==> job 6347: inputs <==
Design ame_sobel_filter, start of the top module:
module ame_sobel_filter #(
    parameter LINE_DATA_BITS = 7,
    parameter COMP_DATA_BITS = 8
) (
    input logic clk_i,
    input logic rst_n_i,
    input  logic comp_init_i,
    output logic comp_done_o,
    input logic [5:0] [LINE_DATA_BITS-1:0] line_data_i,
    output logic [3:0] [3:0] [COMP_DATA_BITS-1:0] comp_data_o
);
==> flow/config.mk <==
export PLATFORM = sky130hd
export DESIGN_NAME = ame_sobel_filter
export DESIGN_NICKNAME = ame_sobel_filter
export VERILOG_FILES = /design/flow/design.v
export SDC_FILE = /design/flow/constraint.sdc
export NUM_CORES = 4
export LEC_CHECK = 0
export CAP_MARGIN = 5
export CORE_MARGIN = 2
export CORE_UTILIZATION = 72
export CTS_CLUSTER_DIAMETER = 26
export CTS_CLUSTER_SIZE = 11
export PLACE_DENSITY_LB_ADDON = 0.19
export SETUP_SLACK_MARGIN = 0.55
export SLEW_MARGIN = 0
==> flow/constraint.sdc <==
create_clock -name core_clock -period 2.43 [get_ports {clk_i}]
set_input_delay 0.4860 -clock core_clock [delete_from_list [all_inputs] [get_ports {clk_i}]]
set_output_delay 0.4860 -clock core_clock [all_outputs]
set_load 0.01 [all_outputs]
run.sh (not shown) runs the stock make flow with config.mk's settings and CLKGATE_MAP_FILE=.
==> inputs of job 268, as changes to job 6347 <==
==> flow/config.mk (replaced) <==
export PLATFORM = sky130hd
export DESIGN_NAME = ame_sobel_filter
export DESIGN_NICKNAME = ame_sobel_filter
export VERILOG_FILES = /design/flow/design.v
export SDC_FILE = /design/flow/constraint.sdc
export NUM_CORES = 4
export LEC_CHECK = 0
export CAP_MARGIN = 20
export CORE_MARGIN = 2
export CORE_UTILIZATION = 72
export PLACE_DENSITY = 0.92
export SLEW_MARGIN = 20
==> flow/constraint.sdc (replaced) <==
create_clock -name core_clock -period 3.11 [get_ports {clk_i}]
set_input_delay 0.6220 -clock core_clock [delete_from_list [all_inputs] [get_ports {clk_i}]]
set_output_delay 0.6220 -clock core_clock [all_outputs]
set_load 0.01 [all_outputs]
==> summary of the runs <==
- Job 268 ended with an error in clock tree synthesis (4_1_cts). Job 6347 died in detailed placement (3_5_place_dp) with DPL-0033.
- In synthesized area, job 268 and job 6347 do not differ.
- Die area is the same in job 268 and job 6347.
- In synthesized cell count, job 268 and job 6347 do not differ.


==> run a: inputs <==
Starting RTL as in the previous note.
Settings: LEC_CHECK=0, CAP_MARGIN=5, CORE_MARGIN=2, CORE_UTILIZATION=72, SETUP_SLACK_MARGIN=0.55, SLEW_MARGIN=0; clock period 2.43 ns.
==> inputs of run b, as changes to run a <==
==> flow/config.mk (replaced) <==
export PLATFORM = sky130hd
export DESIGN_NAME = ame_sobel_filter
export DESIGN_NICKNAME = ame_sobel_filter
export VERILOG_FILES = /design/flow/design.v
export SDC_FILE = /design/flow/constraint.sdc
export NUM_CORES = 4
export LEC_CHECK = 0
export CAP_MARGIN = 20
export CORE_MARGIN = 2
export CORE_UTILIZATION = 66
export CTS_CLUSTER_SIZE = 41
export SLEW_MARGIN = 20
==> flow/constraint.sdc (replaced) <==
create_clock -name core_clock -period 3.08 [get_ports {clk_i}]
set_input_delay 0.6160 -clock core_clock [delete_from_list [all_inputs] [get_ports {clk_i}]]
set_output_delay 0.6160 -clock core_clock [all_outputs]
set_load 0.01 [all_outputs]
==> flow_summary.ini <==
; physical design summary
[outcome]
status = stopped before the end
stop_stage = clock tree synthesis (4_1_cts)
tool.error = [ERROR DPL-0038] Utilization greater than 100%, impossible to legalize

[floorplanning]
fp.dieW_um = 144
die_h_um = 144
initCoreUtil = 0.733
die-area_mm2 = 0.0209

[synthesis]
flop_cell = dfrtp_1
syn_nets = 1811
ys_cells = 1472

[placement]
pre_cts_ws_ns = -1.64
numPlacedInstances = 2076
place_area_mm2 = 0.0188
place_congestion = 0.943
dp_hpwl_um = 46100
The numbers above come from run a.

==> flow_summary.ini <==
; physical design summary
[outcome]
status = stopped before the end
stop_stage = global routing (5_1_grt)
tool.error = [ERROR GRT-0232] Routing congestion too high. Check the congestion heatmap in the GUI.

[placement]
pre_cts_ws_ns = -0.978
place_congestion = 0.885
dp_hpwl_um = 33600

[synthesis]
ys_cells = 1472
syn_nets = 1811
The numbers above come from run b.

